==> inputs of try-violet <==
Design cfg_test_top, start of the top module:
module cfg_test_top(
    input clk ,
    input rstn ,
    input        [32 - 1 : 0] addr         ,
    input        [32 - 1 : 0] wdata        ,
    output       [32 - 1 : 0] rdata        ,
    output                    rdata_vld    ,
    input                     wr           ,
    input                     rd            
);
clock: 3.54 ns
lec_check: 0
abc_area: 1
cap_margin: 20
core_margin: 2
core_utilization: 72
cts_cluster_size: 78
setup_slack_margin: -0.34
slew_margin: 20
run.sh (not shown) runs the stock make flow with config.mk's settings and CLKGATE_MAP_FILE=.
==> try-quartz: changes against try-violet <==
Settings changed: ABC_AREA 1 to not set, CAP_MARGIN 20 to 35, CELL_PAD_IN_SITES_DETAIL_PLACEMENT set to 1, CORE_ASPECT_RATIO set to 0.53, CORE_UTILIZATION 72 to 36, CTS_CLUSTER_SIZE 78 to not set, HOLD_SLACK_MARGIN set to 0.06, MAX_ROUTING_LAYER set to met4, PLACE_DENSITY_LB_ADDON set to 0.03, SETUP_SLACK_MARGIN -0.34 to -0.1.
==> flow/constraint.sdc (replaced) <==
create_clock -name core_clock -period 2.21 [get_ports {clk}]
set_input_delay 0.4420 -clock core_clock [delete_from_list [all_inputs] [get_ports {clk}]]
set_output_delay 0.4420 -clock core_clock [all_outputs]
set_load 0.01 [all_outputs]
==> try-amber: changes against try-violet <==
Settings changed: ABC_AREA 1 to not set, CORE_UTILIZATION 72 to 40, CTS_CLUSTER_SIZE 78 to not set, PLACE_DENSITY set to 0.76, SETUP_SLACK_MARGIN -0.34 to 0.76.
==> flow/constraint.sdc (replaced) <==
create_clock -name core_clock -period 5.0 [get_ports {clk}]
set_input_delay 1.0000 -clock core_clock [delete_from_list [all_inputs] [get_ports {clk}]]
set_output_delay 1.0000 -clock core_clock [all_outputs]
set_load 0.01 [all_outputs]
==> qor summary <==
item	try-violet	try-amber	try-quartz
Status	timing/DRC/antenna clean	timing/DRC/antenna clean	failed layout checks
Layout check failures	-	-	negative setup slack
Starting density of the core	73.5%	40.6%	36.3%
Number of buffers created by CTS	45	45	44
Most utilized layer in the global route result	met2	met2	met1
Most Frequent Cell on Critical Path	nand2_1	-	ha_4
Cell-internal power	0.00817 W	0.00590 W	0.0130 W
Placed Instance Area	0.0212 sq mm	0.0199 sq mm	0.0220 sq mm
Utilization of the core after routing	81.9%	46.2%	46.1%
Clock slew at reported path FFs	60 ps	60 ps	70 ps
Sequential-cell power consumption	0.00510 W	0.00361 W	0.00815 W
Routed length on met3	8.04 mm	6.71 mm	5.74 mm
Classification of the worst-slack hold path	reg -> reg	reg -> reg	in -> reg
Global placement routability congestion	0.968	0.895	0.923
Combinational gate count	2079	1681	1681
Insertion delay to the later sink of the worst-skew pair	560 ps	560 ps	590 ps
Register-to-Register Setup Slack	690 ps	1870 ps	-350 ps
Basic Gates by Area	27.6%	24.3%	24.3%
Met2 Usage GRT	67.3%	40.1%	43.8%
Category of the critical setup timing path	reg -> reg	in -> reg	reg -> reg
Non-clock buffer share	4.57%	4.82%	12.8%
Setup TNS	0 ps	0 ps	-9100 ps
RSZ-0062 raised after global routing	no	no	yes
Synthesized net count	3115	2426	2426

---

==> v14: inputs <==
==> flow/design.v <==
module cfg_count_stat  #(
    parameter DATA_WIDTH = 1 
)(
    input                     clk,
    input                     rstn,
    input                     rd_count_mode,      
    input                     sample_mode,        
    input                     rd,
    input    [DATA_WIDTH-1:0] data_in,
    input                     data_in_vld,
    input                     wr,                 
    input    [31:0]           wr_data,
    output  reg [31:0]        data_out 
);
reg [31:0] data_tmp;
reg  data_in_r;
always @ (posedge clk)
begin
    if (!rstn)
        data_in_r <= 0;
    else
        data_in_r <= data_in;
end
always @ (posedge clk)
begin
    if (!rstn)
        data_out <= 0;
    else if(rd)begin
        if (sample_mode)
            if (data_in_vld)
                data_out <= data_tmp + data_in;
            else
                data_out <= data_tmp;
        else
            data_out <= data_tmp ;
    end
end
always @ (posedge clk)
begin
    if (!rstn)
        data_tmp <= 0;
    else if (wr)
        data_tmp <= wr_data;
    else if(data_in_vld)begin
        case ({rd,rd_count_mode,sample_mode})
        3'b000: data_tmp <= data_tmp + (data_in && !data_in_r);
        3'b001: data_tmp <= data_tmp + data_in;
        3'b010: data_tmp <= data_tmp + (data_in && !data_in_r);
        3'b011: data_tmp <= data_tmp + data_in;
        3'b100: data_tmp <= 0; 
        3'b101: data_tmp <= 0;
        3'b110: data_tmp <= data_tmp + (data_in && !data_in_r);
        3'b111: data_tmp <= data_tmp + data_in;
        endcase
    end
    else if (rd && !rd_count_mode) begin
        data_tmp <= 0;
    end
end
endmodule
module cfg#(
    parameter ADDR_WIDTH = 32,
    parameter DATA_WIDTH = 32
)(
    input                             clk          ,
    input                             rstn         ,
    input        [ADDR_WIDTH - 1 : 0] addr         ,
    input        [DATA_WIDTH - 1 : 0] wdata        ,
    output  reg  [DATA_WIDTH - 1 : 0] rdata        ,
    output  reg                       rdata_vld    ,
    input                             wr           ,
    input                             rd           ,
    output  reg  [DATA_WIDTH - 1 : 0] addr_0_2     ,
    output  reg  [DATA_WIDTH - 1 : 0] addr_0_3     ,
    output  reg  [DATA_WIDTH - 1 : 0] addr_0_4     ,
    output  reg  [DATA_WIDTH - 1 : 0] addr_1_0     ,
    output  reg  [DATA_WIDTH - 1 : 0] addr_1_1     ,
    output  reg  [DATA_WIDTH - 1 : 0] addr_1_2     ,
    output  reg  [DATA_WIDTH - 1 : 0] addr_1_3     ,
    output  reg  [DATA_WIDTH - 1 : 0] addr_1_4     ,
    input        [DATA_WIDTH - 1 : 0] addr_2_0     ,
    input        [DATA_WIDTH - 1 : 0] addr_2_1     ,
    input        [DATA_WIDTH - 1 : 0] addr_2_2     ,
    input        [DATA_WIDTH - 1 : 0] addr_2_3      
);
localparam  RD_COUNT_MODE_0   = 6'h0  ;   
localparam  SAMPLE_MODE_0   = 6'h1  ;   
localparam  ADDR_0_2   = 6'h2  ;   
localparam  ADDR_0_3   = 6'h3  ;   
localparam  ADDR_0_4   = 6'h4  ;   
localparam  ADDR_1_0   = 6'h10  ;   
localparam  ADDR_1_1   = 6'h11  ;   
localparam  ADDR_1_2   = 6'h12  ;   
localparam  ADDR_1_3   = 6'h13  ;   
localparam  ADDR_1_4   = 6'h14  ;   
localparam  ADDR_2_0   = 6'h20  ;   
localparam  ADDR_2_1   = 6'h21  ;   
localparam  ADDR_2_2   = 6'h22  ;   
localparam  ADDR_2_3   = 6'h23  ;   
reg rd_count_mode;
reg sample_mode;
reg rdata_vld_r ;
reg rd_r;
reg [31:0]  addr_r;
reg [DATA_WIDTH - 1 : 0] addr_2_3_cnt;      
always @ (posedge clk)
begin
    rd_r <= rd ;
    addr_r   <= addr ;
end
always @ (posedge clk)
begin
    rdata_vld_r <= rd ;
    rdata_vld   <= rdata_vld_r ;
end
always @ (posedge clk)
begin
    if (!rstn)begin
        rd_count_mode  <= 1'h0 ;
        sample_mode  <= 1'h0 ;
        addr_0_2  <= 32'h0 ;
        addr_0_3  <= 32'h0 ;
        addr_0_4  <= 32'h0 ;
        addr_1_0  <= 32'h0 ;
        addr_1_1  <= 32'h0 ;
        addr_1_2  <= 32'h0 ;
        addr_1_3  <= 32'h0 ;
        addr_1_4  <= 32'h0 ;
    end
    else if (wr) begin
        case (addr[5:0])
            RD_COUNT_MODE_0 :
                rd_count_mode <= wdata[0] ;
            SAMPLE_MODE_0 :
                sample_mode <= wdata[0] ;
            ADDR_0_2 :
                addr_0_2 <= wdata ;
            ADDR_0_3 :
                addr_0_3 <= wdata ;
            ADDR_0_4 :
                addr_0_4 <= wdata ;
            ADDR_1_0 :
                addr_1_0 <= wdata ;
            ADDR_1_1 :
                addr_1_1 <= wdata ;
            ADDR_1_2 :
                addr_1_2 <= wdata ;
            ADDR_1_3 :
                addr_1_3 <= wdata ;
            ADDR_1_4 :
                addr_1_4 <= wdata ;
        endcase
    end
end
always @ (posedge clk)
begin
    if (!rstn) begin
        rdata <= 32'b0;
    end
    else if (rd_r) begin
        case (addr_r[5:0])
            RD_COUNT_MODE_0:
                rdata <= {31'b0,rd_count_mode};
            SAMPLE_MODE_0:
                rdata <= {31'b0,sample_mode};
            ADDR_0_2:
                rdata <= addr_0_2;
            ADDR_0_3:
                rdata <= addr_0_3;
            ADDR_0_4:
                rdata <= addr_0_4;
            ADDR_1_0:
                rdata <= addr_1_0;
            ADDR_1_1:
                rdata <= addr_1_1;
            ADDR_1_2:
                rdata <= addr_1_2;
            ADDR_1_3:
                rdata <= addr_1_3;
            ADDR_1_4:
                rdata <= addr_1_4;
            ADDR_2_0:
                rdata <= addr_2_0;
            ADDR_2_1:
                rdata <= addr_2_1;
            ADDR_2_2:
                rdata <= addr_2_2;
            ADDR_2_3:
                rdata <= addr_2_3_cnt;
            default :
                rdata <= 32'hf0f0f0f0;
        endcase
    end
end
wire addr_2_3_rd;
assign addr_2_3_rd = (addr[5:0] == ADDR_2_3 ) ? rd : 1'b0;
cfg_count_stat  addr_2_3_stat(
    .clk(clk),
    .rstn(rstn),
    .rd_count_mode(rd_count_mode),
    .sample_mode(sample_mode),
    .rd(addr_2_3_rd),
    .data_in(addr_2_3[0]),
    .data_in_vld(1'b1),
    .wr(wr && (addr[5:0] == ADDR_2_3)),
    .wr_data(wdata),
    .data_out(addr_2_3_cnt) 
);
endmodule
module cfg_test#(
    parameter DATA_WIDTH = 32
)(
    input clk,
    input rstn,
    input        [DATA_WIDTH - 1 : 0] in_0_2     ,
    input        [DATA_WIDTH - 1 : 0] in_0_3     ,
    input        [DATA_WIDTH - 1 : 0] in_0_4     ,
    input        [DATA_WIDTH - 1 : 0] in_1_0     ,
    input        [DATA_WIDTH - 1 : 0] in_1_1     ,
    input        [DATA_WIDTH - 1 : 0] in_1_2     ,
    input        [DATA_WIDTH - 1 : 0] in_1_3     ,
    input        [DATA_WIDTH - 1 : 0] in_1_4     ,
    output       [DATA_WIDTH - 1 : 0] out_2_0     ,
    output       [DATA_WIDTH - 1 : 0] out_2_1     ,
    output       [DATA_WIDTH - 1 : 0] out_2_2     ,
    output       [DATA_WIDTH - 1 : 0] out_2_3      
);
reg [18:0] cnt;
reg [31:0] reg_0_2;
reg [31:0] reg_2_0;
assign out_2_1 = 1'b1;
assign out_2_2 = 1'b0;
assign out_2_0 = reg_2_0;
always @ (posedge clk)
begin
    if (!rstn)
        reg_0_2 <= 0;
    else
        reg_0_2 <= in_0_2;
end
always @ (posedge clk)
begin
    if (!rstn)
        reg_2_0 <= 0;
    else
        reg_2_0 <= reg_0_2 + 1;
end
always @ (posedge clk)
begin
    if (!rstn)
        cnt <= 0;
    else 
        cnt <= cnt +1;
end
assign out_2_3 = (cnt <100) ? 1'b0 :1'b1;
endmodule
module cfg_test_top(
    input clk ,
    input rstn ,
    input        [32 - 1 : 0] addr         ,
    input        [32 - 1 : 0] wdata        ,
    output       [32 - 1 : 0] rdata        ,
    output                    rdata_vld    ,
    input                     wr           ,
    input                     rd            
);
wire [31:0] in_0_2   ;
wire [31:0] in_0_3   ;
wire [31:0] in_0_4   ;
wire [31:0] in_1_0   ;
wire [31:0] in_1_1   ;
wire [31:0] in_1_2   ;
wire [31:0] in_1_3   ;
wire [31:0] in_1_4   ;
wire [31:0] out_2_0  ;
wire [31:0] out_2_1  ;
wire [31:0] out_2_2  ;
wire [31:0] out_2_3  ;
cfg_test cfg_test_u0(
    .clk        ( clk       ),
    .rstn       ( rstn      ),
    .in_0_2     ( in_0_2    ),
    .in_0_3     ( in_0_3    ),
    .in_0_4     ( in_0_4    ),
    .in_1_0     ( in_1_0    ),
    .in_1_1     ( in_1_1    ),
    .in_1_2     ( in_1_2    ),
    .in_1_3     ( in_1_3    ),
    .in_1_4     ( in_1_4    ),
    .out_2_0    ( out_2_0   ),
    .out_2_1    ( out_2_1   ),
    .out_2_2    ( out_2_2   ),
    .out_2_3    ( out_2_3   )  
);
cfg cfg_u0(
    .clk          (clk         ),
    .rstn         (rstn        ),
    .addr         (addr        ),
    .wdata        (wdata       ),
    .rdata        (rdata       ),
    .rdata_vld    (rdata_vld   ),
    .wr           (wr          ),
    .rd           (rd          ),
    .addr_0_2     (in_0_2     ),
    .addr_0_3     (in_0_3     ),
    .addr_0_4     (in_0_4     ),
    .addr_1_0     (in_1_0     ),
    .addr_1_1     (in_1_1     ),
    .addr_1_2     (in_1_2     ),
    .addr_1_3     (in_1_3     ),
    .addr_1_4     (in_1_4     ),
    .addr_2_0     (out_2_0    ),
    .addr_2_1     (out_2_1    ),
    .addr_2_2     (out_2_2    ),
    .addr_2_3     (out_2_3    ) 
);
endmodule
==> flow/run.sh <==
#!/bin/bash
# the make line also repeats each setting of config.mk as NAME=value (left out here)
make -C /OpenROAD-flow-scripts/flow DESIGN_CONFIG=/design/flow/config.mk WORK_HOME=/design/flow/orfs CLKGATE_MAP_FILE= finish
==> flow/config.mk <==
export PLATFORM = sky130hd
export DESIGN_NAME = cfg_test_top
export DESIGN_NICKNAME = cfg_test_top
export VERILOG_FILES = /design/flow/design.v
export SDC_FILE = /design/flow/constraint.sdc
export NUM_CORES = 4
export LEC_CHECK = 0
export ABC_AREA = 1
export CAP_MARGIN = 20
export CORE_MARGIN = 2
export CORE_UTILIZATION = 72
export PLACE_DENSITY_LB_ADDON = 0.2
export SETUP_SLACK_MARGIN = 1.15
export SLEW_MARGIN = 20
export TNS_END_PERCENT = 5
==> flow/constraint.sdc <==
create_clock -name core_clock -period 4.38 [get_ports {clk}]
set_input_delay 0.8760 -clock core_clock [delete_from_list [all_inputs] [get_ports {clk}]]
set_output_delay 0.8760 -clock core_clock [all_outputs]
set_load 0.01 [all_outputs]
==> v11 (differences from v14) <==
==> flow/config.mk (replaced) <==
export PLATFORM = sky130hd
export DESIGN_NAME = cfg_test_top
export DESIGN_NICKNAME = cfg_test_top
export VERILOG_FILES = /design/flow/design.v
export SDC_FILE = /design/flow/constraint.sdc
export NUM_CORES = 4
export LEC_CHECK = 0
export CAP_MARGIN = 20
export CORE_MARGIN = 2
export CORE_UTILIZATION = 70
export SLEW_MARGIN = 20
==> flow/constraint.sdc (replaced) <==
create_clock -name core_clock -period 2.28 [get_ports {clk}]
set_input_delay 0.4560 -clock core_clock [delete_from_list [all_inputs] [get_ports {clk}]]
set_output_delay 0.4560 -clock core_clock [all_outputs]
set_load 0.01 [all_outputs]
==> qor summary <==
| metric | v11 | v14 |
|---|---|---|
| Run status | finished with violations | finished clean |
| Violated checks | negative setup slack | - |
| Sequential group power | 7910 uW | 4130 uW |
| Chip Footprint | 28500 um^2 | 29800 um^2 |
| Fraction of area in multi-input gates | 0.419 | 0.418 |
| Routed wl met2 | 29300 um | 29600 um |
| Final setup fails | 10 | 0 |
| Data arrival time of the critical path | 2820 ps | 3560 ps |
| Footprint of the flip-flops and latches | 8940 um^2 | 8930 um^2 |
| Routed length per instance | 23.1 um | 19.7 um |
| RSZ-0062 raised after global routing | yes | no |
| Final worst-path setup slack | -65.7 ps | 1290 ps |
| Post-synthesis mux area share | 0.00507 | 0 |
| Number of buffers inserted by post-CTS setup repair | 2 | 0 |
| Post-layout total power | 15900 uW | 8490 uW |
| Iter 0 DRT Violations | 2543 | 3187 |
| Total nets after synthesis | 2426 | 3115 |
Power is estimated from default activity; no workload was simulated.
